==> design/flow/run.sh <==
#!/bin/bash
# the make line also repeats each setting of config.mk as NAME=value (left out here)
make -C /OpenROAD-flow-scripts/flow DESIGN_CONFIG=/design/flow/config.mk WORK_HOME=/design/flow/orfs CLKGATE_MAP_FILE= finish
==> design/flow/config.mk <==
export PLATFORM = sky130hd
export DESIGN_NAME = computing_core
export DESIGN_NICKNAME = computing_core
export VERILOG_FILES = /design/flow/design.v
export SDC_FILE = /design/flow/constraint.sdc
export NUM_CORES = 4
export LEC_CHECK = 0
export ABC_AREA = 0
export CAP_MARGIN = 0
export CORE_ASPECT_RATIO = 0.86
export CORE_MARGIN = 2
export CORE_UTILIZATION = 65
export CTS_CLUSTER_DIAMETER = 49
export CTS_CLUSTER_SIZE = 44
export PLACE_DENSITY_LB_ADDON = 0.04
export SETUP_SLACK_MARGIN = -0.21
export SLEW_MARGIN = 20
==> design/flow/constraint.sdc <==
create_clock -name core_clock -period 6.57 [get_ports {clk}]
set_input_delay 1.3140 -clock core_clock [delete_from_list [all_inputs] [get_ports {clk}]]
set_output_delay 1.3140 -clock core_clock [all_outputs]
set_load 0.01 [all_outputs]
==> design/flow/design.v <==
`timescale 1ns / 1ps
module mult_gen_0(
    CLK,
    A,
    B,
    P
);
input              CLK;
input      [7:0]   A;
input      [7:0]   B;
output     [7:0]   P;
reg [7:0]  a_reg;
reg [7:0]  b_reg;
reg [7:0]  p_reg0;
reg [7:0]  p_reg1;
assign P = p_reg1;
always @(posedge CLK) begin
    a_reg  <= A;
    b_reg  <= B;
    p_reg0 <= a_reg * b_reg;
    p_reg1 <= p_reg0;
end
endmodule
`timescale 1ns / 1ps
module pe(
clk, 
rst,
in_data, 
in_weight, 
in_psum,
in_data_update, 
in_weight_update, 
in_psum_update,
out_psum, 
out_psum_vld
    );
parameter WIDTH             = 8;
parameter PIPELINE_STAGE    = 3;
input                               clk;
input                               rst;
input   [WIDTH - 1 : 0]             in_data;
input   [WIDTH - 1 : 0]             in_weight;
input   [WIDTH - 1 : 0]         in_psum;
input                               in_data_update;
input                               in_weight_update;
input                               in_psum_update;
output  [WIDTH - 1 : 0]         out_psum;
output                              out_psum_vld;
reg     [WIDTH - 1 : 0]             in_data_reg;
reg     [WIDTH - 1 : 0]             in_weight_reg;
reg     [WIDTH - 1 : 0]             in_psum_reg;
wire                                in_update;
wire    [WIDTH - 1 : 0]         out_mult;
reg     [WIDTH - 1 : 0]         in_psum_pipeline        [0 : PIPELINE_STAGE - 1];
reg                                 out_psum_vld_pipeline   [0 : PIPELINE_STAGE];
integer i;
mult_gen_0 mult_unit (
  .CLK(clk),   
  .A(in_data_reg),       
  .B(in_weight_reg),       
  .P(out_mult)       
);
assign in_update = (in_data_update | in_weight_update | in_psum_update);
assign out_psum = in_psum_pipeline[PIPELINE_STAGE-1] + out_mult;
assign out_psum_vld = out_psum_vld_pipeline[PIPELINE_STAGE];
always @(posedge clk) begin
    if(rst) begin
        in_data_reg <= 0;
        in_weight_reg <= 0;
        in_psum_reg <= 0;
    end
    else begin
        if(in_data_update) begin
            in_data_reg <= in_data;
        end
        if(in_weight_update) begin
            in_weight_reg <= in_weight;
        end
        if(in_psum_update) begin
            in_psum_reg <= in_psum;
        end
    end
end
always @(posedge clk) begin
    if(rst) begin
        for(i = 0; i <= PIPELINE_STAGE; i = i + 1) begin: zero_init_out_psum_vld
            out_psum_vld_pipeline[i] <= 0;
        end 
    end
    else begin
        out_psum_vld_pipeline[0] <= in_update;
        for(i = 0; i < PIPELINE_STAGE; i = i + 1) begin: pipeline_stage_out_psum_vld
            out_psum_vld_pipeline[i+1] <= out_psum_vld_pipeline[i];
        end 
    end
end
always @(posedge clk) begin
    if(rst) begin
        for(i = 0; i <= PIPELINE_STAGE - 1; i = i + 1) begin: zero_init_in_psum
            in_psum_pipeline[i] <= 0;
        end 
    end
    else begin
        in_psum_pipeline[0] <= in_psum_reg;
        for(i = 0; i < PIPELINE_STAGE - 1; i = i + 1) begin: pipeline_stage_in_psum
            in_psum_pipeline[i+1] <= in_psum_pipeline[i];
        end 
    end
end
endmodule
`timescale 1ns / 1ps
module pmul(
clk,rst,
in_update,
in_data2,
in_data1,
in_data0,
in_weight2,
in_weight1,
in_weight0,
psum,
psum_vld
    );
    parameter WIDTH = 8;
    input clk;
    input rst;
    input [WIDTH-1:0] in_data2;
    input [WIDTH-1:0] in_data1;
    input [WIDTH-1:0] in_data0;
    input [WIDTH-1:0] in_weight2;
    input [WIDTH-1:0] in_weight1;
    input [WIDTH-1:0] in_weight0;
    input wire        in_update;
    output [WIDTH-1:0]psum;
    output            psum_vld;
    wire [2:0] out_psum_vld;
    wire [WIDTH-1:0] out_psum [0:2];
    assign psum = out_psum[2] + out_psum[1] + out_psum[0];
    assign psum_vld = (out_psum_vld == 3'b111);
    pe pe2( .clk(clk), .rst(rst), 
            .in_data(in_data2), .in_weight(in_weight2), .in_psum(0), 
            .in_data_update(in_update), .in_weight_update(in_update), .in_psum_update(in_update), 
            .out_psum(out_psum[2]), .out_psum_vld(out_psum_vld[2]));
    pe pe1( .clk(clk), .rst(rst), 
            .in_data(in_data1), .in_weight(in_weight1), .in_psum(0), 
            .in_data_update(in_update), .in_weight_update(in_update), .in_psum_update(in_update), 
            .out_psum(out_psum[1]), .out_psum_vld(out_psum_vld[1]));
    pe pe0( .clk(clk), .rst(rst), 
            .in_data(in_data0), .in_weight(in_weight0), .in_psum(0), 
            .in_data_update(in_update), .in_weight_update(in_update), .in_psum_update(in_update), 
            .out_psum(out_psum[0]), .out_psum_vld(out_psum_vld[0]));
endmodule
`timescale 1ns / 1ps
module pcore(
    clk,rst,
    in_update,  
    activate2,
    activate1,
    activate0,
    weight2,
    weight1,
    weight0,
    out_psum,
    out_psum_vld
    );
    parameter WIDTH = 8;
    input wire                      clk,rst,in_update;
    input  wire [3*WIDTH-1:0]       activate2;
    input  wire [3*WIDTH-1:0]       activate1;
    input  wire [3*WIDTH-1:0]       activate0;
    input  wire [3*WIDTH-1:0]       weight2;
    input  wire [3*WIDTH-1:0]       weight1;
    input  wire [3*WIDTH-1:0]       weight0;
    output wire [WIDTH-1:0]         out_psum;
    output wire                     out_psum_vld;
    wire        [WIDTH-1:0]         psum[0:2];
    wire        [2:0]               psum_vld;
    assign out_psum = psum[2] + psum[1] + psum[0];
    assign out_psum_vld = psum_vld[2] & psum_vld[1] & psum_vld[0];
    pmul #(.WIDTH(WIDTH))p2(.clk(clk), .rst(rst), 
         .in_update(in_update), 
         .in_data2(activate2[3*WIDTH-1:2*WIDTH]), .in_data1(activate2[2*WIDTH-1:1*WIDTH]), .in_data0(activate2[1*WIDTH-1:0]), 
         .in_weight2(weight2[3*WIDTH-1:2*WIDTH]), .in_weight1(weight2[2*WIDTH-1:1*WIDTH]), .in_weight0(weight2[1*WIDTH-1:0]), 
         .psum(psum[2]), .psum_vld(psum_vld[2]));
    pmul #(.WIDTH(WIDTH))p1(.clk(clk), .rst(rst), 
         .in_update(in_update), 
         .in_data2(activate1[3*WIDTH-1:2*WIDTH]), .in_data1(activate1[2*WIDTH-1:1*WIDTH]), .in_data0(activate1[1*WIDTH-1:0]), 
         .in_weight2(weight1[3*WIDTH-1:2*WIDTH]), .in_weight1(weight1[2*WIDTH-1:1*WIDTH]), .in_weight0(weight1[1*WIDTH-1:0]), 
         .psum(psum[1]), .psum_vld(psum_vld[1]));
    pmul #(.WIDTH(WIDTH))p0(.clk(clk), .rst(rst), 
         .in_update(in_update), 
         .in_data2(activate0[3*WIDTH-1:2*WIDTH]), .in_data1(activate0[2*WIDTH-1:1*WIDTH]), .in_data0(activate0[1*WIDTH-1:0]), 
         .in_weight2(weight0[3*WIDTH-1:2*WIDTH]), .in_weight1(weight0[2*WIDTH-1:1*WIDTH]), .in_weight0(weight0[1*WIDTH-1:0]), 
         .psum(psum[0]), .psum_vld(psum_vld[0]));
endmodule
`timescale 1ns / 1ps
module computing_core(
clk,rst,
load_done,
activate0,
activate1,
activate2,
weight0,
weight1,
weight2,
weight3,
out_psum0,
out_psum1,
out_psum2,
out_psum3,
out_psum_vld
    );
    parameter WIDTH = 8;
    input  wire                 clk,rst,load_done;
    input  wire  [9*WIDTH-1:0]   weight0,weight1,weight2,weight3;
    input  wire [3*WIDTH-1:0]   activate0;
    input  wire [3*WIDTH-1:0]   activate1;
    input  wire [3*WIDTH-1:0]   activate2;
    output wire [WIDTH-1:0]     out_psum0;
    output wire [WIDTH-1:0]     out_psum1;
    output wire [WIDTH-1:0]     out_psum2;
    output wire [WIDTH-1:0]     out_psum3;
    output wire                 out_psum_vld;
    wire [3:0]      psum_vld;
    assign out_psum_vld = psum_vld[0] & psum_vld[1] & psum_vld[2] & psum_vld[3];
    pcore #(.WIDTH(WIDTH))p0(.clk(clk), .rst(rst), .in_update(load_done),
            .activate2(activate0),
            .activate1(activate1),
            .activate0(activate2),
            .weight2({weight0[64+:8], weight0[56+:8], weight0[48+:8]}),
            .weight1({weight0[40+:8], weight0[32+:8], weight0[24+:8]}),
            .weight0({weight0[16+:8], weight0[8+:8],  weight0[0+:8]}),
            .out_psum(out_psum0), .out_psum_vld(psum_vld[0]));
    pcore #(.WIDTH(WIDTH))p1(.clk(clk), .rst(rst), .in_update(load_done),
            .activate2(activate0),
            .activate1(activate1),
            .activate0(activate2),
            .weight2({weight1[64+:8], weight1[56+:8], weight1[48+:8]}),
            .weight1({weight1[40+:8], weight1[32+:8], weight1[24+:8]}),
            .weight0({weight1[16+:8], weight1[8+:8] , weight1[0+:8]}),
            .out_psum(out_psum1), .out_psum_vld(psum_vld[1]));
    pcore #(.WIDTH(WIDTH))p2(.clk(clk), .rst(rst), .in_update(load_done),
            .activate2(activate0),
            .activate1(activate1),
            .activate0(activate2),
            .weight2({weight2[64+:8], weight2[56+:8], weight2[48+:8]}),
            .weight1({weight2[40+:8], weight2[32+:8], weight2[24+:8]}),
            .weight0({weight2[16+:8], weight2[8+:8] , weight2[0+:8]}),
            .out_psum(out_psum2), .out_psum_vld(psum_vld[2]));
    pcore #(.WIDTH(WIDTH))p3(.clk(clk), .rst(rst), .in_update(load_done),
            .activate2(activate0),
            .activate1(activate1),
            .activate0(activate2),
            .weight2({weight3[64+:8], weight3[56+:8], weight3[48+:8]}),
            .weight1({weight3[40+:8], weight3[32+:8], weight3[24+:8]}),
            .weight0({weight3[16+:8], weight3[8+:8] , weight3[0+:8]}),
            .out_psum(out_psum3), .out_psum_vld(psum_vld[3]));
endmodule
==> results of run 1 <==
## routing by layer
metal	routed length (um)	part of all wire (%)	GRT usage, %	up-vias
met2	70700	44	46.4	1088
met4	5840	3.7	9.96	14
met3	10000	6.3	5.13	269
met5	101	0.063	0	-
li1	-	-	-	20600
met1	72600	46	42.8	21300
## final cells by class
type | count | area (um2) | area share (%)
tap | 1412 | 1770 | 2.24
clock buffer | 119 | 2890 | 3.67
sequential | 1300 | 26000 | 33.1
timing repair buffer | 419 | 4210 | 5.35
antenna | 3 | 7.51 | 0.00954
clock inverter | 96 | 1400 | 1.78
multi-input combinational | 4062 | 38600 | 49.0
inverter | 1029 | 3860 | 4.91
## per-stage QoR
stage          area, um2  setup WS [ps]
3_3_place_gp       74400            799
6_report           78700            112
3_5_place_dp       74400            799
5_1_grt            78700           -159
4_1_cts            78700           -110
2_1_floorplan      69400           1770
==> impl_metrics.xml, run 1 <==
<?xml version="1.0" encoding="UTF-8"?>
<metrics>
  <group name="final_layout">
    <metric name="final_nets" unit="">8508</metric>
    <metric name="areaGrowthSynthToFinish" unit="%">13.5</metric>
    <metric name="final.fill_count" unit="">7587</metric>
    <metric name="post-route-util" unit="%">74.1</metric>
    <metric name="final_instance_count_without_filler_cells" unit="">8440</metric>
  </group>
  <group name="clock_network">
    <metric name="cts-resized-gates" unit="">0</metric>
    <metric name="cts.path.max_buffers" unit="">3</metric>
    <metric name="numCtsBuffers" unit="">113</metric>
    <metric name="cts.repair_timing.setup_buffer_count" unit="">0</metric>
    <metric name="cts_tree" unit="">done</metric>
    <metric name="cts_max_level" unit="">3</metric>
    <metric name="clock.latency.late_pin" unit="ps">760</metric>
    <metric name="cts.root.buffer_cell" unit="">sky130_fd_sc_hd__clkbuf_16</metric>
    <metric name="worst_setup_hold_path_clk_slew" unit="ps">100</metric>
    <metric name="cts_hold_buffers_added" unit="">0</metric>
    <metric name="clock_sinks" unit="">1300</metric>
  </group>
  <group name="synthesis">
    <metric name="synth-edff-count" unit="">0</metric>
    <metric name="top_area_cell" unit="">sky130_fd_sc_hd__dfxtp_1</metric>
    <metric name="ys_seq_share" unit="%">37.5</metric>
    <metric name="synthAdderAreaFrac" unit="%">28.6</metric>
    <metric name="top_area_contributor_share" unit="%">37.5</metric>
    <metric name="synth.comb.largest_family" unit="">adder cells</metric>
    <metric name="cells_after_synthesis" unit="">6579</metric>
    <metric name="synth.top_cells.by_count" unit="">sky130_fd_sc_hd__dfxtp_1, sky130_fd_sc_hd__inv_1, sky130_fd_sc_hd__and2_1, sky130_fd_sc_hd__fa_1, sky130_fd_sc_hd__ha_1</metric>
    <metric name="syn_area" unit="mm2">0.0694</metric>
    <metric name="xors_xnors_by_area" unit="%">8.31</metric>
    <metric name="yosysWarningCount" unit="">6</metric>
    <metric name="ys_async_sr_fraction" unit="%">0</metric>
    <metric name="ys.flop_type" unit="">sky130_fd_sc_hd__dfxtp_1</metric>
    <metric name="topCellsByArea" unit="">sky130_fd_sc_hd__dfxtp_1, sky130_fd_sc_hd__fa_1, sky130_fd_sc_hd__ha_1</metric>
    <metric name="synth_nets" unit="">8162</metric>
    <metric name="post-synth-top-count-cell" unit="">sky130_fd_sc_hd__dfxtp_1</metric>
    <metric name="ys_seq_elements" unit="">1300</metric>
    <metric name="simple_gate_area_share" unit="%">12.0</metric>
    <metric name="cell_total_in_the_yosys_stat_output" unit="">6579</metric>
    <metric name="yosysChipArea" unit="mm2">0.0694</metric>
    <metric name="synth.area.mux_share" unit="%">5.20</metric>
    <metric name="synthAoiAreaFrac" unit="%">1.49</metric>
    <metric name="count_of_unique_library_cells_instantiated_by_yosys" unit="">20</metric>
    <metric name="synth.avg_cell_area" unit="um2">10.5</metric>
  </group>
  <group name="timing">
    <metric name="worst-slew-pin-transition" unit="ps">1040</metric>
    <metric name="timing.final.hold_violations" unit="">0</metric>
    <metric name="hold_ws" unit="ps">312</metric>
    <metric name="maxClockFrequency" unit="GHz">0.155</metric>
    <metric name="final-max-slew-violation-count" unit="">0</metric>
    <metric name="timing.setup.tns" unit="ps">0</metric>
    <metric name="final-setup-viol-count" unit="">0</metric>
    <metric name="layout_worst_path_cycle_share" unit="%">98.3</metric>
    <metric name="post-route-min-period" unit="ps">6460</metric>
    <metric name="fin_skew" unit="ps">36.3</metric>
    <metric name="timing.slew.headroom" unit="%">30.8</metric>
  </group>
  <group name="critical_path">
    <metric name="timing.rr.start" unit="">p1.p1.pe0.mult_unit.a_reg[2]</metric>
    <metric name="reg2reg_slack" unit="ps">2380</metric>
    <metric name="cp_max_delay_cell" unit="">sky130_fd_sc_hd__clkdlybuf4s50_1</metric>
    <metric name="critical_path.max_fanout" unit="">2</metric>
    <metric name="critical_path.max_stage_delay" unit="ps">610</metric>
    <metric name="crit_buf_inv" unit="">5</metric>
    <metric name="worstSetupStartpointType" unit="">flop</metric>
    <metric name="timing.critical_path.depth" unit="">14</metric>
    <metric name="crit_path_end" unit="">out_psum0[6]</metric>
    <metric name="cp_data_arrival_time" unit="ps">5140</metric>
    <metric name="critical_path_class" unit="">reg2out</metric>
    <metric name="critPathMostFrequentCell" unit="">sky130_fd_sc_hd__fa_1</metric>
    <metric name="cp_cell_sequence" unit="">fa_1, fa_1, inv_1, fa_1, fa_1, inv_1, ha_1, inv_1, fa_1, inv_1, a21o_1, a21oi_1, xnor2_2, clkdlybuf4s50_1</metric>
    <metric name="setup.worst_path.start" unit="">p0.p2.pe0.mult_unit.p_reg1[2]</metric>
    <metric name="rr_worst_depth" unit="">13</metric>
    <metric name="critical_path.endpoint_type" unit="">primary output</metric>
    <metric name="rr_endpoint" unit="">p0.p1.pe0.mult_unit.p_reg0[7]</metric>
    <metric name="crit_path_required_time" unit="ps">5260</metric>
    <metric name="worst_path_dominant_cell_family" unit="">adder cells</metric>
  </group>
  <group name="power_and_ir_drop">
    <metric name="power.switching_fraction" unit="%">32.1</metric>
    <metric name="cellLeakagePower" unit="nW">38.5</metric>
    <metric name="power_clock" unit="mW">7.41</metric>
    <metric name="cellPowerDensity" unit="mW/mm2">272</metric>
    <metric name="cellInternalPower" unit="mW">14.5</metric>
    <metric name="post-layout-total-power" unit="mW">21.4</metric>
    <metric name="p_seq_share" unit="%">42.1</metric>
    <metric name="share_clk_of_total_power" unit="%">34.6</metric>
    <metric name="pwr.group.combinational" unit="mW">4.99</metric>
    <metric name="dominant_power_group" unit="">sequential cells</metric>
    <metric name="switchingPower" unit="mW">6.89</metric>
    <metric name="ir_worst_vdd" unit="mV">0.329</metric>
    <metric name="power.share.combinational" unit="%">23.3</metric>
    <metric name="sequentialPower" unit="mW">9.03</metric>
  </group>
  <group name="grt">
    <metric name="grt.overflow.total" unit="">0</metric>
    <metric name="first_global_vias" unit="">45300</metric>
    <metric name="grt_start_max_net_pins" unit="">131</metric>
    <metric name="grt_pass1_wl" unit="um">253000</metric>
    <metric name="grt_util_all_layers" unit="%">30.0</metric>
    <metric name="grt_antenna_before_repair" unit="">29</metric>
  </group>
  <group name="placement">
    <metric name="place_hpwl" unit="um">120000</metric>
    <metric name="place.gp.congestion" unit="">0.893</metric>
    <metric name="port-buffer-count" unit="">395</metric>
    <metric name="placed_cells_incl_taps" unit="">8222</metric>
  </group>
  <group name="flow_run">
    <metric name="drv_cap" unit="">0</metric>
    <metric name="tool_warnings" unit="">42</metric>
  </group>
  <group name="floorplan">
    <metric name="io-pin-count" unit="">396</metric>
    <metric name="design.core.area" unit="mm2">0.106</metric>
    <metric name="chipWidth" unit="um">356</metric>
    <metric name="core_util_floorplan" unit="%">65.3</metric>
    <metric name="fp.dieArea" unit="mm2">0.109</metric>
    <metric name="die_extent_in_y" unit="um">307</metric>
    <metric name="row_count" unit="">111</metric>
  </group>
  <group name="detailed_routing">
    <metric name="avgRoutedWirePerCell" unit="um">18.9</metric>
    <metric name="vias" unit="">43300</metric>
    <metric name="routed_wirelength" unit="um">159000</metric>
    <metric name="via_per_inst" unit="">5.13</metric>
    <metric name="antenna_left" unit="">0</metric>
    <metric name="detailedRoute.firstIterationViolations" unit="">2397</metric>
    <metric name="dr.pass1.iters" unit="">5</metric>
    <metric name="drc_errors" unit="">0</metric>
  </group>
  <group name="hold_path">
    <metric name="hold_start" unit="">p1.p2.pe2.mult_unit.p_reg0[7]</metric>
    <metric name="worst_hold_path.num_cells" unit="">0</metric>
    <metric name="min-delay-path-class" unit="">reg2reg</metric>
    <metric name="timing.hold.worst_endpoint" unit="">p1.p2.pe2.mult_unit.p_reg1[7]</metric>
  </group>
  <group name="run_status">
    <metric name="status" unit="">complete, no violations</metric>
  </group>
</metrics>
==> run 2: changes to the inputs <==
ABC_AREA = unset   (was 0)
CAP_MARGIN = 20   (was 0)
CELL_PAD_IN_SITES_DETAIL_PLACEMENT = 2   (was unset)
CORE_ASPECT_RATIO = unset   (was 0.86)
CORE_UTILIZATION = 40   (was 65)
CTS_CLUSTER_DIAMETER = unset   (was 49)
CTS_CLUSTER_SIZE = unset   (was 44)
HOLD_SLACK_MARGIN = 0.02   (was unset)
PLACE_DENSITY_LB_ADDON = unset   (was 0.04)
SETUP_SLACK_MARGIN = unset   (was -0.21)
clock period = 4.54 ns   (was 6.57 ns; I/O delays follow)
==> run 2 against run 1 <==
Net effect: now fails the layout checks on capacitance limit, slew limit, setup timing; sequential share of layout area is 1.5 points lower; setup slack worse by 2300 ps; routed wire length went up to 2.6 times the previous value; worst hold slack worse by 7.3 ps; core utilization is 26 points lower; sequential power is about 50% higher; clock-buffer cell count is 69 higher; die size is 62% higher; critical endpoint is now out_psum2[7]; largest power group is now combinational cells; highest routed layer unchanged.
==> impl_metrics.xml, run 2 <==
<?xml version="1.0" encoding="UTF-8"?>
<metrics>
  <group name="timing">
    <metric name="final-max-slew-violation-count" unit="">9</metric>
    <metric name="timing.slew.headroom" unit="%">-24.8</metric>
    <metric name="layout_worst_path_cycle_share" unit="%">148</metric>
    <metric name="timing.setup.tns" unit="ps">-36160</metric>
    <metric name="worst-slew-pin-transition" unit="ps">1870</metric>
    <metric name="final-setup-viol-count" unit="">50</metric>
    <metric name="maxClockFrequency" unit="GHz">0.148</metric>
    <metric name="setup_repair_after_global_routing_missed_its_margin" unit="">true</metric>
    <metric name="layout_setup_ws" unit="ps">-2200</metric>
    <metric name="fin_skew" unit="ps">67.5</metric>
    <metric name="post-route-min-period" unit="ps">6740</metric>
    <metric name="timing.final.hold_violations" unit="">0</metric>
  </group>
  <group name="synthesis">
    <metric name="yosysChipArea" unit="mm2">0.0694</metric>
    <metric name="synthAdderAreaFrac" unit="%">28.6</metric>
    <metric name="synth.avg_cell_area" unit="um2">10.5</metric>
    <metric name="topCellsByArea" unit="">sky130_fd_sc_hd__dfxtp_1, sky130_fd_sc_hd__fa_1, sky130_fd_sc_hd__ha_1</metric>
    <metric name="top_area_cell" unit="">sky130_fd_sc_hd__dfxtp_1</metric>
    <metric name="synth.area.mux_share" unit="%">5.20</metric>
    <metric name="syn_area" unit="mm2">0.0694</metric>
    <metric name="synth-edff-count" unit="">0</metric>
    <metric name="yosysWarningCount" unit="">6</metric>
    <metric name="cells_after_synthesis" unit="">6579</metric>
    <metric name="cell_total_in_the_yosys_stat_output" unit="">6579</metric>
    <metric name="top_area_contributor_share" unit="%">37.5</metric>
    <metric name="synth.top_cells.by_count" unit="">sky130_fd_sc_hd__dfxtp_1, sky130_fd_sc_hd__inv_1, sky130_fd_sc_hd__and2_1, sky130_fd_sc_hd__fa_1, sky130_fd_sc_hd__ha_1</metric>
    <metric name="count_of_unique_library_cells_instantiated_by_yosys" unit="">20</metric>
    <metric name="xors_xnors_by_area" unit="%">8.31</metric>
    <metric name="simple_gate_area_share" unit="%">12.0</metric>
    <metric name="ys_async_sr_fraction" unit="%">0</metric>
    <metric name="synth.comb.largest_family" unit="">adder cells</metric>
    <metric name="ys.flop_type" unit="">sky130_fd_sc_hd__dfxtp_1</metric>
    <metric name="post-synth-top-count-cell" unit="">sky130_fd_sc_hd__dfxtp_1</metric>
    <metric name="ys_seq_elements" unit="">1300</metric>
    <metric name="synth_nets" unit="">8162</metric>
    <metric name="ys_seq_share" unit="%">37.5</metric>
    <metric name="synthAoiAreaFrac" unit="%">1.49</metric>
  </group>
  <group name="grt">
    <metric name="globalRouteMet3Util" unit="%">11.1</metric>
    <metric name="first_global_vias" unit="">63100</metric>
    <metric name="grt_start_max_net_pins" unit="">113</metric>
    <metric name="grt_antenna_before_repair" unit="">110</metric>
    <metric name="grt_pass1_wl" unit="um">494000</metric>
    <metric name="grt.met1_usage" unit="%">39.9</metric>
    <metric name="grtUsageMet2" unit="%">66.2</metric>
    <metric name="grt.overflow.total" unit="">0</metric>
    <metric name="grt_util_all_layers" unit="%">39.7</metric>
    <metric name="top_usage_layer" unit="">met2</metric>
  </group>
  <group name="critical_path">
    <metric name="worstSetupStartpointType" unit="">flop</metric>
    <metric name="crit_path_required_time" unit="ps">3630</metric>
    <metric name="critical_path.endpoint_type" unit="">primary output</metric>
    <metric name="crit_buf_inv" unit="">4</metric>
    <metric name="critPathMostFrequentCell" unit="">sky130_fd_sc_hd__fa_1</metric>
    <metric name="critical_path.max_stage_delay" unit="ps">800</metric>
    <metric name="cp_max_delay_cell" unit="">sky130_fd_sc_hd__fa_1</metric>
    <metric name="crit_path_end" unit="">out_psum2[7]</metric>
    <metric name="rr_worst_depth" unit="">13</metric>
    <metric name="reg2reg_slack" unit="ps">-770</metric>
    <metric name="rr_endpoint" unit="">p2.p2.pe0.mult_unit.p_reg0[7]</metric>
    <metric name="cp_cell_sequence" unit="">inv_1, fa_1, inv_1, fa_1, inv_1, fa_1, fa_1, xnor2_1, xnor2_1, xnor2_2, xnor2_2, xnor2_4, buf_6</metric>
    <metric name="critical_path_class" unit="">reg2out</metric>
    <metric name="worst_path_dominant_cell_family" unit="">adder cells</metric>
    <metric name="setup.worst_path.start" unit="">p2.p1.pe1.mult_unit.p_reg1[4]</metric>
    <metric name="cp_data_arrival_time" unit="ps">5830</metric>
    <metric name="timing.rr.start" unit="">p0.p2.pe0.mult_unit.a_reg[3]</metric>
    <metric name="timing.critical_path.depth" unit="">13</metric>
    <metric name="critical_path.max_fanout" unit="">1</metric>
  </group>
  <group name="detailed_routing">
    <metric name="dr.pass1.iters" unit="">5</metric>
    <metric name="antenna_left" unit="">0</metric>
    <metric name="vias" unit="">58100</metric>
    <metric name="detailedRoute.firstIterationViolations" unit="">6259</metric>
    <metric name="drc_errors" unit="">0</metric>
    <metric name="avgRoutedWirePerCell" unit="um">43.8</metric>
    <metric name="routed_wirelength" unit="um">418000</metric>
    <metric name="via_per_inst" unit="">6.08</metric>
  </group>
  <group name="placement">
    <metric name="placement.cell_area" unit="mm2">0.0764</metric>
    <metric name="place.gp.congestion" unit="">0.885</metric>
    <metric name="place_hpwl" unit="um">196000</metric>
    <metric name="port-buffer-count" unit="">395</metric>
  </group>
  <group name="power_and_ir_drop">
    <metric name="power_clock" unit="mW">13.9</metric>
    <metric name="ir_worst_vdd" unit="mV">0.591</metric>
    <metric name="p_seq_share" unit="%">32.6</metric>
    <metric name="sequentialPower" unit="mW">13.5</metric>
    <metric name="power.switching_fraction" unit="%">38.2</metric>
    <metric name="cellLeakagePower" unit="nW">39.7</metric>
    <metric name="dominant_power_group" unit="">combinational cells</metric>
    <metric name="cellInternalPower" unit="mW">25.6</metric>
    <metric name="pwr.group.combinational" unit="mW">14.1</metric>
    <metric name="power.share.combinational" unit="%">33.9</metric>
    <metric name="switchingPower" unit="mW">15.8</metric>
    <metric name="share_clk_of_total_power" unit="%">33.5</metric>
    <metric name="cellPowerDensity" unit="mW/mm2">501</metric>
  </group>
  <group name="floorplan">
    <metric name="die_extent_in_y" unit="um">420</metric>
    <metric name="io-pin-count" unit="">396</metric>
    <metric name="fp.dieArea" unit="mm2">0.177</metric>
    <metric name="chipWidth" unit="um">420</metric>
    <metric name="design.core.area" unit="mm2">0.172</metric>
    <metric name="row_count" unit="">152</metric>
    <metric name="core_util_floorplan" unit="%">40.3</metric>
  </group>
  <group name="clock_network">
    <metric name="numCtsBuffers" unit="">145</metric>
    <metric name="cts_tree" unit="">done</metric>
    <metric name="cts_max_level" unit="">4</metric>
    <metric name="cts.path.max_buffers" unit="">3</metric>
    <metric name="clock_sinks" unit="">1300</metric>
    <metric name="cts.root.buffer_cell" unit="">sky130_fd_sc_hd__clkbuf_16</metric>
    <metric name="clock.latency.late_pin" unit="ps">880</metric>
    <metric name="cts_hold_buffers_added" unit="">0</metric>
    <metric name="worst_setup_hold_path_clk_slew" unit="ps">80</metric>
  </group>
  <group name="final_layout">
    <metric name="fin_area" unit="mm2">0.0828</metric>
    <metric name="final_nets" unit="">8649</metric>
    <metric name="areaGrowthSynthToFinish" unit="%">19.3</metric>
    <metric name="final.fill_count" unit="">17400</metric>
    <metric name="post-route-util" unit="%">48.1</metric>
  </group>
  <group name="flow_run">
    <metric name="drv_cap" unit="">4</metric>
    <metric name="tool_warnings" unit="">35</metric>
  </group>
  <group name="hold_path">
    <metric name="worst_hold_path.num_cells" unit="">0</metric>
    <metric name="timing.hold.worst_endpoint" unit="">p2.p1.pe1.mult_unit.p_reg1[1]</metric>
    <metric name="min-delay-path-class" unit="">reg2reg</metric>
    <metric name="hold_start" unit="">p2.p1.pe1.mult_unit.p_reg0[1]</metric>
  </group>
  <group name="run_status">
    <metric name="failed_checks" unit="">capacitance limit, slew limit, setup timing</metric>
    <metric name="status" unit="">failed layout checks</metric>
  </group>
</metrics>
run 2: per-stage QoR:
step / setup slack [ps] / total power [mW] / hold slack [ps] / instances
5_1_grt: -2020 / 41.5 / 300 / 9508
3_3_place_gp: -686 / 22.0 / 312 / 9217
4_1_cts: -1420 / 37.8 / 314 / 9479
6_report: -2200 / 41.5 / 304 / 9552
3_5_place_dp: -910 / 22.9 / 313 / 9217
2_1_floorplan: 147 / 17.0 / 310 / 6579
run 2: area by class of cell:
class / instances / area, um2 / area share (%)
flip-flops and latches: 1300 / 26100 / 31.5
multi-input cells: 4062 / 39300 / 47.5
diodes: 61 / 153 / 0.184
clock inverters: 74 / 1160 / 1.41
inverters: 1029 / 3880 / 4.69
well taps: 2310 / 2890 / 3.49
repair buffers: 528 / 5290 / 6.39
clock buffers: 188 / 3980 / 4.81
run 2: what timing repair did:
action / in CTS / in global routing
resized: 212 / 144
hold endpoints to repair: 0 / 0
setup endpoints to repair: 28 / 53
setup buffers: 9 / 13
pin swaps: 71 / 76
run 2: metal layers:
metal	wire (um)	part of all wire (%)	vias up
met1	130000	31	28500
met5	1200	0.29	-
li1	-	-	20900
met2	180000	43	5527
met3	49600	12	3048
met4	57100	14	88
==> run 3: changes to the inputs <==
ABC_AREA = 1   (was unset)
CAP_MARGIN = 0   (was 20)
CELL_PAD_IN_SITES_DETAIL_PLACEMENT = unset   (was 2)
CORE_ASPECT_RATIO = 1.5   (was unset)
CORE_UTILIZATION = 72   (was 40)
CTS_CLUSTER_DIAMETER = 49   (was unset)
CTS_CLUSTER_SIZE = 44   (was unset)
HOLD_SLACK_MARGIN = 0.29   (was 0.02)
PLACE_DENSITY_LB_ADDON = 0.04   (was unset)
clock period = 7.26 ns   (was 4.54 ns; I/O delays follow)
==> run 3 against run 2 <==
Net effect: the run now finishes clean; cell area is 0.56% lower; register-to-register slack better by 3200 ps; via count is 3.2% lower; synthesized cell count is 38% higher; clock power is 57% lower; power is 57% lower; cell count is 12% higher; worst hold slack worse by 5.7 ps; sequential power is about 40% lower; sequential share of layout area is 0.084 points higher; clock skew is 23 ps lower; clock-buffer cell count is 91 lower; critical endpoint is now out_psum1[7]; largest power group is now sequential cells.
==> impl_metrics.xml, run 3 <==
<?xml version="1.0" encoding="UTF-8"?>
<metrics>
  <group name="run_status">
    <metric name="status" unit="">complete, no violations</metric>
  </group>
  <group name="critical_path">
    <metric name="crit_path_end" unit="">out_psum1[7]</metric>
    <metric name="cp_data_arrival_time" unit="ps">5300</metric>
    <metric name="timing.rr.start" unit="">p3.p1.pe2.mult_unit.a_reg[1]</metric>
    <metric name="rr_worst_depth" unit="">19</metric>
    <metric name="worstSetupStartpointType" unit="">flop</metric>
    <metric name="cp_cell_sequence" unit="">fa_1, fa_1, inv_1, fa_1, fa_1, inv_1, ha_1, a21oi_1, o21ai_0, nor2_1, inv_1, nand2_1, nand2_1, nand2_1, inv_1, nor2_1, clkdlybuf4s50_1</metric>
    <metric name="critical_path.max_stage_delay" unit="ps">630</metric>
    <metric name="reg2reg_slack" unit="ps">2420</metric>
    <metric name="cp_max_delay_cell" unit="">sky130_fd_sc_hd__clkdlybuf4s50_1</metric>
    <metric name="timing.critical_path.depth" unit="">17</metric>
    <metric name="crit_path_required_time" unit="ps">5810</metric>
    <metric name="worst_path_dominant_cell_family" unit="">adder cells</metric>
    <metric name="critical_path_class" unit="">reg2out</metric>
    <metric name="setup.worst_path.start" unit="">p1.p1.pe0.mult_unit.p_reg1[6]</metric>
    <metric name="critical_path.endpoint_type" unit="">primary output</metric>
    <metric name="critical_path.max_fanout" unit="">3</metric>
    <metric name="rr_endpoint" unit="">p0.p1.pe2.mult_unit.p_reg0[7]</metric>
    <metric name="crit_buf_inv" unit="">5</metric>
  </group>
  <group name="timing">
    <metric name="final-setup-viol-count" unit="">0</metric>
    <metric name="timing.slew.headroom" unit="%">19.8</metric>
    <metric name="setup_repair_after_global_routing_missed_its_margin" unit="">false</metric>
    <metric name="final-max-slew-violation-count" unit="">0</metric>
    <metric name="layout_worst_path_cycle_share" unit="%">93.0</metric>
    <metric name="fin_skew" unit="ps">44.4</metric>
    <metric name="layout_setup_ws" unit="ps">507</metric>
    <metric name="maxClockFrequency" unit="GHz">0.148</metric>
    <metric name="timing.setup.tns" unit="ps">0</metric>
    <metric name="post-route-min-period" unit="ps">6750</metric>
    <metric name="timing.final.hold_violations" unit="">0</metric>
    <metric name="worst-slew-pin-transition" unit="ps">1200</metric>
  </group>
  <group name="grt">
    <metric name="grt.overflow.total" unit="">0</metric>
    <metric name="grt_util_all_layers" unit="%">36.0</metric>
    <metric name="grt_pass1_wl" unit="um">296000</metric>
    <metric name="grt.met1_usage" unit="%">41.3</metric>
    <metric name="first_global_vias" unit="">57600</metric>
    <metric name="grt_start_max_net_pins" unit="">177</metric>
    <metric name="top_usage_layer" unit="">met2</metric>
    <metric name="grt_antenna_before_repair" unit="">17</metric>
    <metric name="grtUsageMet2" unit="%">62.8</metric>
    <metric name="globalRouteMet3Util" unit="%">4.33</metric>
  </group>
  <group name="clock_network">
    <metric name="cts-resized-gates" unit="">0</metric>
    <metric name="numCtsBuffers" unit="">92</metric>
    <metric name="clock.latency.late_pin" unit="ps">730</metric>
    <metric name="cts_tree" unit="">done</metric>
    <metric name="clock_sinks" unit="">1300</metric>
    <metric name="worst_setup_hold_path_clk_slew" unit="ps">110</metric>
    <metric name="cts.repair_timing.setup_buffer_count" unit="">0</metric>
    <metric name="cts_hold_buffers_added" unit="">0</metric>
    <metric name="cts.path.max_buffers" unit="">3</metric>
    <metric name="cts.root.buffer_cell" unit="">sky130_fd_sc_hd__clkbuf_16</metric>
    <metric name="cts_max_level" unit="">3</metric>
  </group>
  <group name="floorplan">
    <metric name="core_util_floorplan" unit="%">72.4</metric>
    <metric name="die_extent_in_y" unit="um">397</metric>
    <metric name="io-pin-count" unit="">396</metric>
    <metric name="fp.dieArea" unit="mm2">0.106</metric>
    <metric name="chipWidth" unit="um">266</metric>
    <metric name="row_count" unit="">144</metric>
    <metric name="design.core.area" unit="mm2">0.102</metric>
  </group>
  <group name="final_layout">
    <metric name="final.fill_count" unit="">6910</metric>
    <metric name="final_nets" unit="">10900</metric>
    <metric name="areaGrowthSynthToFinish" unit="%">11.1</metric>
  </group>
  <group name="synthesis">
    <metric name="simple_gate_area_share" unit="%">17.2</metric>
    <metric name="syn_area" unit="mm2">0.0741</metric>
    <metric name="synth.area.mux_share" unit="%">0</metric>
    <metric name="top_area_cell" unit="">sky130_fd_sc_hd__dfxtp_1</metric>
    <metric name="ys.flop_type" unit="">sky130_fd_sc_hd__dfxtp_1</metric>
    <metric name="post-synth-top-count-cell" unit="">sky130_fd_sc_hd__nand2_1</metric>
    <metric name="synthAoiAreaFrac" unit="%">3.49</metric>
    <metric name="top_area_contributor_share" unit="%">35.1</metric>
    <metric name="synth_nets" unit="">10700</metric>
    <metric name="ys_seq_elements" unit="">1300</metric>
    <metric name="ys_seq_share" unit="%">35.1</metric>
    <metric name="synth.avg_cell_area" unit="um2">8.13</metric>
    <metric name="topCellsByArea" unit="">sky130_fd_sc_hd__dfxtp_1, sky130_fd_sc_hd__fa_1, sky130_fd_sc_hd__nand2_1</metric>
    <metric name="xors_xnors_by_area" unit="%">4.39</metric>
    <metric name="cells_after_synthesis" unit="">9110</metric>
    <metric name="ys_async_sr_fraction" unit="%">0</metric>
    <metric name="synth-edff-count" unit="">0</metric>
    <metric name="count_of_unique_library_cells_instantiated_by_yosys" unit="">34</metric>
    <metric name="synth.top_cells.by_count" unit="">sky130_fd_sc_hd__nand2_1, sky130_fd_sc_hd__inv_1, sky130_fd_sc_hd__dfxtp_1, sky130_fd_sc_hd__fa_1, sky130_fd_sc_hd__ha_1</metric>
    <metric name="cell_total_in_the_yosys_stat_output" unit="">9110</metric>
    <metric name="synth.comb.largest_family" unit="">adder cells</metric>
    <metric name="yosysChipArea" unit="mm2">0.0741</metric>
    <metric name="yosysWarningCount" unit="">6</metric>
    <metric name="synthAdderAreaFrac" unit="%">26.8</metric>
  </group>
  <group name="power_and_ir_drop">
    <metric name="share_clk_of_total_power" unit="%">34.0</metric>
    <metric name="switchingPower" unit="mW">5.75</metric>
    <metric name="cellLeakagePower" unit="nW">46.8</metric>
    <metric name="dominant_power_group" unit="">sequential cells</metric>
    <metric name="power_clock" unit="mW">6.02</metric>
    <metric name="power.switching_fraction" unit="%">32.4</metric>
    <metric name="power.share.combinational" unit="%">20.5</metric>
    <metric name="sequentialPower" unit="mW">8.08</metric>
    <metric name="p_seq_share" unit="%">45.6</metric>
    <metric name="cellInternalPower" unit="mW">12.0</metric>
    <metric name="ir_worst_vdd" unit="mV">0.230</metric>
    <metric name="pwr.group.combinational" unit="mW">3.63</metric>
    <metric name="cellPowerDensity" unit="mW/mm2">216</metric>
  </group>
  <group name="hold_path">
    <metric name="hold_start" unit="">p0.p2.pe1.mult_unit.p_reg0[6]</metric>
    <metric name="timing.hold.worst_endpoint" unit="">p0.p2.pe1.mult_unit.p_reg1[6]</metric>
    <metric name="worst_hold_path.num_cells" unit="">0</metric>
    <metric name="min-delay-path-class" unit="">reg2reg</metric>
  </group>
  <group name="placement">
    <metric name="place_hpwl" unit="um">142000</metric>
    <metric name="dp_slack" unit="ps">1340</metric>
    <metric name="port-buffer-count" unit="">395</metric>
    <metric name="place.gp.congestion" unit="">0.936</metric>
  </group>
  <group name="detailed_routing">
    <metric name="avgRoutedWirePerCell" unit="um">17.2</metric>
    <metric name="via_per_inst" unit="">5.24</metric>
    <metric name="drc_errors" unit="">0</metric>
    <metric name="vias" unit="">56200</metric>
    <metric name="detailedRoute.firstIterationViolations" unit="">4066</metric>
    <metric name="dr.pass1.iters" unit="">5</metric>
    <metric name="antenna_left" unit="">0</metric>
    <metric name="routed_wirelength" unit="um">185000</metric>
  </group>
  <group name="flow_run">
    <metric name="drv_cap" unit="">0</metric>
    <metric name="tool_warnings" unit="">42</metric>
  </group>
</metrics>
run 3: final cells by class:
class,count,area (um2),area share (%)
multi-input cells,5324,38400,46.7
clock inverters,77,1320,1.60
well taps,1314,1640,2.00
inverters,2176,8180,9.93
repair buffers,435,4310,5.24
clock buffers,97,2380,2.90
diodes,7,17.5,0.0213
flip-flops and latches,1300,26000,31.6
run 3: routing by layer:
metal,part of all wire (%),vias to the layer above
met3,5.8,556
met4,7.9,6
met1,37,26900
met5,0.024,-
met2,49,1825
li1,-,27000
run 3: through the flow:
step           hold WS (ps)  utilization, %  total power [mW]  cells  cell area, um2
2_1_floorplan           310               -              10.1   9110           74100
3_3_place_gp            310            76.8              11.6  10500           78600
3_5_place_dp            312            76.8              11.8  10500           78600
4_1_cts                 308            80.4              17.8  10700           82300
5_1_grt                 309            80.4              18.5  10700           82300
6_report                299            80.4              17.7  10700           82300
==> run 4: changes to the inputs <==
ABC_AREA = unset   (was 1)
CAP_MARGIN = 20   (was 0)
CELL_PAD_IN_SITES_DETAIL_PLACEMENT = 2   (was unset)
CELL_PAD_IN_SITES_GLOBAL_PLACEMENT = 2   (was unset)
CORE_ASPECT_RATIO = unset   (was 1.5)
CORE_MARGIN = 8   (was 2)
CORE_UTILIZATION = 37   (was 72)
CTS_CLUSTER_DIAMETER = unset   (was 49)
CTS_CLUSTER_SIZE = 38   (was 44)
GPL_TIMING_DRIVEN = 1   (was unset)
HOLD_SLACK_MARGIN = unset   (was 0.29)
MIN_ROUTING_LAYER = met1   (was unset)
PLACE_DENSITY = 0.45   (was unset)
PLACE_DENSITY_LB_ADDON = unset   (was 0.04)
TNS_END_PERCENT = 100   (was unset)
clock period = 4.34 ns   (was 7.26 ns; I/O delays follow)
==> run 4 against run 3 <==
Net effect: now fails the layout checks on setup timing; sequential power increased by 71%; combinational power went up to 2.7 times the previous value; core utilization decreased by 36 points; largest cell class unchanged; largest power group unchanged.
==> impl_metrics.xml, run 4 <==
<?xml version="1.0" encoding="UTF-8"?>
<metrics>
  <group name="run_status">
    <metric name="status" unit="">failed layout checks</metric>
    <metric name="failed_checks" unit="">setup timing</metric>
  </group>
  <group name="grt">
    <metric name="grt_pass1_wl" unit="um">323000</metric>
    <metric name="grt_antenna_before_repair" unit="">51</metric>
    <metric name="grt_util_all_layers" unit="%">20.9</metric>
    <metric name="grt_start_max_net_pins" unit="">87</metric>
    <metric name="grt.overflow.total" unit="">0</metric>
    <metric name="first_global_vias" unit="">52200</metric>
  </group>
  <group name="critical_path">
    <metric name="timing.critical_path.depth" unit="">15</metric>
    <metric name="rr_endpoint" unit="">p0.p1.pe1.mult_unit.p_reg0[7]</metric>
    <metric name="worstSetupStartpointType" unit="">flop</metric>
    <metric name="rr_worst_depth" unit="">11</metric>
    <metric name="cp_cell_sequence" unit="">inv_2, fa_1, inv_2, fa_1, fa_1, inv_1, fa_1, inv_2, ha_4, fa_2, a21oi_2, nor2_1, nor2_2, xnor2_2, buf_2</metric>
    <metric name="crit_path_required_time" unit="ps">3470</metric>
    <metric name="critical_path_class" unit="">reg2out</metric>
    <metric name="cp_max_delay_cell" unit="">sky130_fd_sc_hd__fa_1</metric>
    <metric name="critPathMostFrequentCell" unit="">sky130_fd_sc_hd__fa_1</metric>
    <metric name="reg2reg_slack" unit="ps">210</metric>
    <metric name="worst_path_dominant_cell_family" unit="">adder cells</metric>
    <metric name="crit_buf_inv" unit="">5</metric>
    <metric name="cp_data_arrival_time" unit="ps">4620</metric>
    <metric name="crit_path_end" unit="">out_psum3[6]</metric>
    <metric name="timing.rr.start" unit="">p1.p1.pe1.mult_unit.a_reg[2]</metric>
    <metric name="critical_path.max_fanout" unit="">2</metric>
    <metric name="critical_path.endpoint_type" unit="">primary output</metric>
    <metric name="setup.worst_path.start" unit="">p3.p0.pe0.mult_unit.p_reg1[2]</metric>
    <metric name="critical_path.max_stage_delay" unit="ps">550</metric>
  </group>
  <group name="placement">
    <metric name="placement.cell_area" unit="mm2">0.0773</metric>
    <metric name="port-buffer-count" unit="">395</metric>
    <metric name="place.gp.congestion" unit="">0.819</metric>
    <metric name="place_hpwl" unit="um">169000</metric>
  </group>
  <group name="timing">
    <metric name="setup_repair_after_global_routing_missed_its_margin" unit="">true</metric>
    <metric name="timing.final.hold_violations" unit="">0</metric>
    <metric name="post-route-min-period" unit="ps">5480</metric>
    <metric name="final-max-slew-violation-count" unit="">0</metric>
    <metric name="timing.slew.headroom" unit="%">40.9</metric>
    <metric name="maxClockFrequency" unit="GHz">0.182</metric>
    <metric name="layout_setup_ws" unit="ps">-1140</metric>
    <metric name="layout_worst_path_cycle_share" unit="%">126</metric>
    <metric name="fin_skew" unit="ps">39.6</metric>
    <metric name="timing.setup.tns" unit="ps">-19430</metric>
    <metric name="final-setup-viol-count" unit="">24</metric>
    <metric name="worst-slew-pin-transition" unit="ps">885</metric>
  </group>
  <group name="clock_network">
    <metric name="clock_sinks" unit="">1300</metric>
    <metric name="cts_tree" unit="">done</metric>
    <metric name="cts_max_level" unit="">4</metric>
    <metric name="worst_setup_hold_path_clk_slew" unit="ps">60</metric>
    <metric name="clock.latency.late_pin" unit="ps">810</metric>
    <metric name="numCtsBuffers" unit="">152</metric>
    <metric name="cts.path.max_buffers" unit="">3</metric>
    <metric name="cts.root.buffer_cell" unit="">sky130_fd_sc_hd__clkbuf_16</metric>
  </group>
  <group name="final_layout">
    <metric name="register_area" unit="mm2">0.0260</metric>
    <metric name="fin_area" unit="mm2">0.0830</metric>
    <metric name="final_nets" unit="">8725</metric>
    <metric name="final.fill_count" unit="">19200</metric>
    <metric name="logic_area" unit="mm2">0.0390</metric>
    <metric name="post-route-util" unit="%">44.4</metric>
    <metric name="areaGrowthSynthToFinish" unit="%">19.7</metric>
  </group>
  <group name="detailed_routing">
    <metric name="detailedRoute.firstIterationViolations" unit="">1387</metric>
    <metric name="dr.pass1.iters" unit="">5</metric>
    <metric name="routed_wirelength" unit="um">211000</metric>
    <metric name="via_per_inst" unit="">4.58</metric>
    <metric name="avgRoutedWirePerCell" unit="um">21.6</metric>
    <metric name="antenna_left" unit="">0</metric>
    <metric name="drc_errors" unit="">0</metric>
    <metric name="vias" unit="">44700</metric>
  </group>
  <group name="synthesis">
    <metric name="yosysChipArea" unit="mm2">0.0694</metric>
    <metric name="synth.comb.largest_family" unit="">adder cells</metric>
    <metric name="synth_nets" unit="">8162</metric>
    <metric name="topCellsByArea" unit="">sky130_fd_sc_hd__dfxtp_1, sky130_fd_sc_hd__fa_1, sky130_fd_sc_hd__ha_1</metric>
    <metric name="synth-edff-count" unit="">0</metric>
    <metric name="top_area_contributor_share" unit="%">37.5</metric>
    <metric name="syn_area" unit="mm2">0.0694</metric>
    <metric name="ys_seq_share" unit="%">37.5</metric>
    <metric name="ys_async_sr_fraction" unit="%">0</metric>
    <metric name="synthAdderAreaFrac" unit="%">28.6</metric>
    <metric name="post-synth-top-count-cell" unit="">sky130_fd_sc_hd__dfxtp_1</metric>
    <metric name="simple_gate_area_share" unit="%">12.0</metric>
    <metric name="top_area_cell" unit="">sky130_fd_sc_hd__dfxtp_1</metric>
    <metric name="synthAoiAreaFrac" unit="%">1.49</metric>
    <metric name="synth.top_cells.by_count" unit="">sky130_fd_sc_hd__dfxtp_1, sky130_fd_sc_hd__inv_1, sky130_fd_sc_hd__and2_1, sky130_fd_sc_hd__fa_1, sky130_fd_sc_hd__ha_1</metric>
    <metric name="cell_total_in_the_yosys_stat_output" unit="">6579</metric>
    <metric name="synth.avg_cell_area" unit="um2">10.5</metric>
    <metric name="ys.flop_type" unit="">sky130_fd_sc_hd__dfxtp_1</metric>
    <metric name="yosysWarningCount" unit="">6</metric>
    <metric name="ys_seq_elements" unit="">1300</metric>
    <metric name="count_of_unique_library_cells_instantiated_by_yosys" unit="">20</metric>
    <metric name="cells_after_synthesis" unit="">6579</metric>
    <metric name="xors_xnors_by_area" unit="%">8.31</metric>
    <metric name="synth.area.mux_share" unit="%">5.20</metric>
  </group>
  <group name="hold_path">
    <metric name="worst_hold_path.num_cells" unit="">0</metric>
    <metric name="min-delay-path-class" unit="">reg2reg</metric>
    <metric name="hold_start" unit="">p2.p1.pe1.mult_unit.p_reg0[0]</metric>
    <metric name="timing.hold.worst_endpoint" unit="">p2.p1.pe1.mult_unit.p_reg1[0]</metric>
  </group>
  <group name="power_and_ir_drop">
    <metric name="cellLeakagePower" unit="nW">40.0</metric>
    <metric name="power.share.combinational" unit="%">26.2</metric>
    <metric name="post-layout-total-power" unit="mW">36.7</metric>
    <metric name="ir_worst_vdd" unit="mV">0.382</metric>
    <metric name="sequentialPower" unit="mW">13.8</metric>
    <metric name="pwr.group.combinational" unit="mW">9.63</metric>
    <metric name="share_clk_of_total_power" unit="%">36.2</metric>
    <metric name="p_seq_share" unit="%">37.5</metric>
    <metric name="cellInternalPower" unit="mW">25.3</metric>
    <metric name="power_clock" unit="mW">13.3</metric>
    <metric name="switchingPower" unit="mW">11.4</metric>
    <metric name="cellPowerDensity" unit="mW/mm2">442</metric>
    <metric name="power.switching_fraction" unit="%">30.9</metric>
    <metric name="dominant_power_group" unit="">sequential cells</metric>
  </group>
  <group name="floorplan">
    <metric name="core_util_floorplan" unit="%">37.1</metric>
    <metric name="io-pin-count" unit="">396</metric>
    <metric name="chipWidth" unit="um">449</metric>
    <metric name="die_extent_in_y" unit="um">449</metric>
    <metric name="design.core.area" unit="mm2">0.187</metric>
    <metric name="row_count" unit="">159</metric>
    <metric name="fp.dieArea" unit="mm2">0.202</metric>
  </group>
  <group name="flow_run">
    <metric name="drv_cap" unit="">0</metric>
    <metric name="tool_warnings" unit="">32</metric>
  </group>
</metrics>
run 4: layer usage:
layer	routed length (um)	global-route usage, %	up-vias
li1	-	-	21000
met1	90600	25.7	22800
met2	106000	37.3	637
met3	7370	3.64	316
met4	6940	6.80	4
met5	23	0	-
run 4: metrics by stage:
| stage | instances | setup WS (ps) | hold slack [ps] |
|---|---|---|---|
| after floorplan | 6579 | 1.48 | 310 |
| after global placement | 9485 | -886 | 311 |
| after detailed placement | 9485 | -945 | 313 |
| after CTS | 9762 | -1230 | 303 |
| after global routing | 9764 | -1320 | 311 |
| final | 9766 | -1140 | 313 |
run 4: final cells by class:
class	count	area share (%)
clock buffers	212	5.29
diodes	5	0.0151
clock inverters	66	1.06
well taps	2495	3.76
multi-input cells	4062	46.9
inverters	1029	4.66
flip-flops and latches	1300	31.4
repair buffers	597	6.89
run 4: repair_timing:
| item | CTS | global route |
|---|---|---|
| gates cloned | 0 | 0 |
| pin swaps | 52 | 36 |
| hold buffers | 0 | 0 |
| setup endpoints to repair | 28 | 27 |
| resized | 231 | 24 |
| buffers inserted | 4 | 4 |
==> run 5: changes to the inputs <==
ABC_AREA = 1   (was unset)
CELL_PAD_IN_SITES_DETAIL_PLACEMENT = 0   (was 2)
CELL_PAD_IN_SITES_GLOBAL_PLACEMENT = 1   (was 2)
CORE_MARGIN = 2   (was 8)
CORE_UTILIZATION = 40   (was 37)
CTS_CLUSTER_SIZE = 46   (was 38)
GPL_ROUTABILITY_DRIVEN = 0   (was unset)
GPL_TIMING_DRIVEN = 0   (was 1)
MAX_ROUTING_LAYER = met4   (was unset)
PLACE_DENSITY = unset   (was 0.45)
SETUP_SLACK_MARGIN = -0.22   (was unset)
TNS_END_PERCENT = unset   (was 100)
clock period = 5.27 ns   (was 4.34 ns; I/O delays follow)
==> run 5 against run 4 <==
Net effect: the layout still fails its checks (setup timing); combinational power decreased by 28%; synthesized cell count increased by 38%; cell area increased by 5.4%; via count increased by 25%; power decreased by 22%; critical endpoint is now out_psum1[7]; largest cell class unchanged.
==> impl_metrics.xml, run 5 <==
<?xml version="1.0" encoding="UTF-8"?>
<metrics>
  <group name="run_status">
    <metric name="status" unit="">failed layout checks</metric>
    <metric name="failed_checks" unit="">setup timing</metric>
  </group>
  <group name="flow_run">
    <metric name="drv_cap" unit="">0</metric>
    <metric name="tool_warnings" unit="">28</metric>
  </group>
  <group name="timing">
    <metric name="timing.setup.tns" unit="ps">-4830</metric>
    <metric name="post-route-min-period" unit="ps">5810</metric>
    <metric name="worst-slew-pin-transition" unit="ps">1110</metric>
    <metric name="layout_worst_path_cycle_share" unit="%">110</metric>
    <metric name="final-setup-viol-count" unit="">21</metric>
    <metric name="layout_setup_ws" unit="ps">-540</metric>
    <metric name="hold_ws" unit="ps">308</metric>
    <metric name="fin_skew" unit="ps">27.6</metric>
    <metric name="final-max-slew-violation-count" unit="">0</metric>
    <metric name="setup_repair_after_global_routing_missed_its_margin" unit="">true</metric>
    <metric name="maxClockFrequency" unit="GHz">0.172</metric>
    <metric name="timing.final.hold_violations" unit="">0</metric>
    <metric name="timing.slew.headroom" unit="%">25.9</metric>
  </group>
  <group name="synthesis">
    <metric name="synth.area.mux_share" unit="%">0</metric>
    <metric name="post-synth-top-count-cell" unit="">sky130_fd_sc_hd__nand2_1</metric>
    <metric name="synth.avg_cell_area" unit="um2">8.13</metric>
    <metric name="count_of_unique_library_cells_instantiated_by_yosys" unit="">34</metric>
    <metric name="synthAdderAreaFrac" unit="%">26.8</metric>
    <metric name="synth_nets" unit="">10700</metric>
    <metric name="synth-edff-count" unit="">0</metric>
    <metric name="ys_seq_elements" unit="">1300</metric>
    <metric name="synth.top_cells.by_count" unit="">sky130_fd_sc_hd__nand2_1, sky130_fd_sc_hd__inv_1, sky130_fd_sc_hd__dfxtp_1, sky130_fd_sc_hd__fa_1, sky130_fd_sc_hd__ha_1</metric>
    <metric name="topCellsByArea" unit="">sky130_fd_sc_hd__dfxtp_1, sky130_fd_sc_hd__fa_1, sky130_fd_sc_hd__nand2_1</metric>
    <metric name="ys_async_sr_fraction" unit="%">0</metric>
    <metric name="simple_gate_area_share" unit="%">17.2</metric>
    <metric name="top_area_contributor_share" unit="%">35.1</metric>
    <metric name="syn_area" unit="mm2">0.0741</metric>
    <metric name="synthAoiAreaFrac" unit="%">3.49</metric>
    <metric name="yosysChipArea" unit="mm2">0.0741</metric>
    <metric name="top_area_cell" unit="">sky130_fd_sc_hd__dfxtp_1</metric>
    <metric name="ys_seq_share" unit="%">35.1</metric>
    <metric name="cell_total_in_the_yosys_stat_output" unit="">9110</metric>
    <metric name="synth.comb.largest_family" unit="">adder cells</metric>
    <metric name="ys.flop_type" unit="">sky130_fd_sc_hd__dfxtp_1</metric>
    <metric name="cells_after_synthesis" unit="">9110</metric>
    <metric name="xors_xnors_by_area" unit="%">4.39</metric>
    <metric name="yosysWarningCount" unit="">6</metric>
  </group>
  <group name="critical_path">
    <metric name="critical_path.endpoint_type" unit="">primary output</metric>
    <metric name="cp_cell_sequence" unit="">fa_2, fa_1, fa_1, inv_1, fa_1, inv_2, ha_4, a21oi_4, o21ai_2, nor2_4, inv_1, nand2_1, nand2_2, nand2_1, inv_2, nor2_4, buf_6</metric>
    <metric name="critical_path.max_fanout" unit="">4</metric>
    <metric name="setup.worst_path.start" unit="">p1.p2.pe0.mult_unit.p_reg1[4]</metric>
    <metric name="rr_endpoint" unit="">p0.p2.pe1.mult_unit.p_reg0[7]</metric>
    <metric name="reg2reg_slack" unit="ps">410</metric>
    <metric name="rr_worst_depth" unit="">20</metric>
    <metric name="timing.critical_path.depth" unit="">17</metric>
    <metric name="worst_path_dominant_cell_family" unit="">adder cells</metric>
    <metric name="critical_path.max_stage_delay" unit="ps">650</metric>
    <metric name="cp_max_delay_cell" unit="">sky130_fd_sc_hd__fa_2</metric>
    <metric name="crit_buf_inv" unit="">5</metric>
    <metric name="worstSetupStartpointType" unit="">flop</metric>
    <metric name="cp_data_arrival_time" unit="ps">4760</metric>
    <metric name="crit_path_required_time" unit="ps">4220</metric>
    <metric name="timing.rr.start" unit="">p1.p2.pe1.mult_unit.a_reg[0]</metric>
    <metric name="crit_path_end" unit="">out_psum1[7]</metric>
    <metric name="critPathMostFrequentCell" unit="">sky130_fd_sc_hd__fa_1</metric>
    <metric name="critical_path_class" unit="">reg2out</metric>
  </group>
  <group name="grt">
    <metric name="grt.overflow.total" unit="">0</metric>
    <metric name="grt_pass1_wl" unit="um">362000</metric>
    <metric name="first_global_vias" unit="">55800</metric>
    <metric name="grt_antenna_before_repair" unit="">17</metric>
    <metric name="grt_start_max_net_pins" unit="">17</metric>
    <metric name="grt_util_all_layers" unit="%">27.4</metric>
  </group>
  <group name="floorplan">
    <metric name="fp.dieArea" unit="mm2">0.189</metric>
    <metric name="design.core.area" unit="mm2">0.183</metric>
    <metric name="row_count" unit="">157</metric>
    <metric name="die_extent_in_y" unit="um">434</metric>
    <metric name="chipWidth" unit="um">434</metric>
    <metric name="core_util_floorplan" unit="%">40.4</metric>
    <metric name="io-pin-count" unit="">396</metric>
  </group>
  <group name="final_layout">
    <metric name="final_nets" unit="">11300</metric>
    <metric name="final_instance_count_without_filler_cells" unit="">12300</metric>
    <metric name="fin_area" unit="mm2">0.0875</metric>
    <metric name="areaGrowthSynthToFinish" unit="%">18.1</metric>
    <metric name="final.fill_count" unit="">18300</metric>
  </group>
  <group name="clock_network">
    <metric name="cts_max_level" unit="">4</metric>
    <metric name="worst_setup_hold_path_clk_slew" unit="ps">60</metric>
    <metric name="clock.latency.late_pin" unit="ps">830</metric>
    <metric name="cts.path.max_buffers" unit="">3</metric>
    <metric name="clock_sinks" unit="">1300</metric>
    <metric name="numCtsBuffers" unit="">148</metric>
    <metric name="cts.root.buffer_cell" unit="">sky130_fd_sc_hd__clkbuf_16</metric>
    <metric name="cts_tree" unit="">done</metric>
  </group>
  <group name="placement">
    <metric name="dp_slack" unit="ps">-788</metric>
    <metric name="port-buffer-count" unit="">393</metric>
    <metric name="placed_cells_incl_taps" unit="">12000</metric>
    <metric name="placement.cell_area" unit="mm2">0.0815</metric>
    <metric name="place_hpwl" unit="um">201000</metric>
  </group>
  <group name="detailed_routing">
    <metric name="vias" unit="">55800</metric>
    <metric name="via_per_inst" unit="">4.55</metric>
    <metric name="detailedRoute.firstIterationViolations" unit="">2786</metric>
    <metric name="routed_wirelength" unit="um">249000</metric>
    <metric name="avgRoutedWirePerCell" unit="um">20.3</metric>
    <metric name="drc_errors" unit="">0</metric>
    <metric name="antenna_left" unit="">0</metric>
    <metric name="dr.pass1.iters" unit="">6</metric>
  </group>
  <group name="power_and_ir_drop">
    <metric name="power_clock" unit="mW">10.6</metric>
    <metric name="cellInternalPower" unit="mW">19.5</metric>
    <metric name="dominant_power_group" unit="">sequential cells</metric>
    <metric name="power.switching_fraction" unit="%">31.8</metric>
    <metric name="cellPowerDensity" unit="mW/mm2">326</metric>
    <metric name="sequentialPower" unit="mW">11.0</metric>
    <metric name="p_seq_share" unit="%">38.6</metric>
    <metric name="switchingPower" unit="mW">9.07</metric>
    <metric name="power.share.combinational" unit="%">24.3</metric>
    <metric name="ir_worst_vdd" unit="mV">0.296</metric>
    <metric name="pwr.group.combinational" unit="mW">6.94</metric>
    <metric name="cellLeakagePower" unit="nW">48.6</metric>
    <metric name="share_clk_of_total_power" unit="%">37.1</metric>
  </group>
  <group name="hold_path">
    <metric name="min-delay-path-class" unit="">reg2reg</metric>
    <metric name="hold_start" unit="">p2.p2.pe2.mult_unit.p_reg0[2]</metric>
    <metric name="worst_hold_path.num_cells" unit="">0</metric>
    <metric name="timing.hold.worst_endpoint" unit="">p2.p2.pe2.mult_unit.p_reg1[2]</metric>
  </group>
</metrics>
-- run 5: metal layers --
metal  vias up  global-route usage, %  share of wire, %
met3       329                   2.92               3.7
li1      27700                      -                 -
met1     26800                   35.1                45
met4         0                   8.97               3.5
met2      1032                   45.4                48
met5         -                      -                 0
-- run 5: area by class of cell --
class,instances,area [um2],area share [%]
flip-flops and latches,1300,26100,29.8
diodes,2,5.00,0.00572
multi-input cells,5324,39200,44.8
repair buffers,422,4370,5.00
inverters,2176,8170,9.34
clock buffers,201,4170,4.77
clock inverters,66,876,1.00
plain buffers,309,1500,1.71
well taps,2464,3080,3.52
-- run 5: per-stage QoR --
| step | total power, mW | utilization (%) |
|---|---|---|
| floorplan | 13.9 | - |
| global placement | 16.9 | 44.2 |
| detailed placement | 17.0 | 44.4 |
| CTS | 28.4 | 47.5 |
| global route | 29.8 | 47.7 |
| finish | 28.5 | 47.7 |
-- run 5: what timing repair did --
action / in CTS / in global routing
setup buffers: 12 / 5
pin swaps: 95 / 73
setup endpoints to repair: 24 / 19
hold buffers: 0 / 0
resized: 286 / 72
Power and IR drop assume default switching activity.
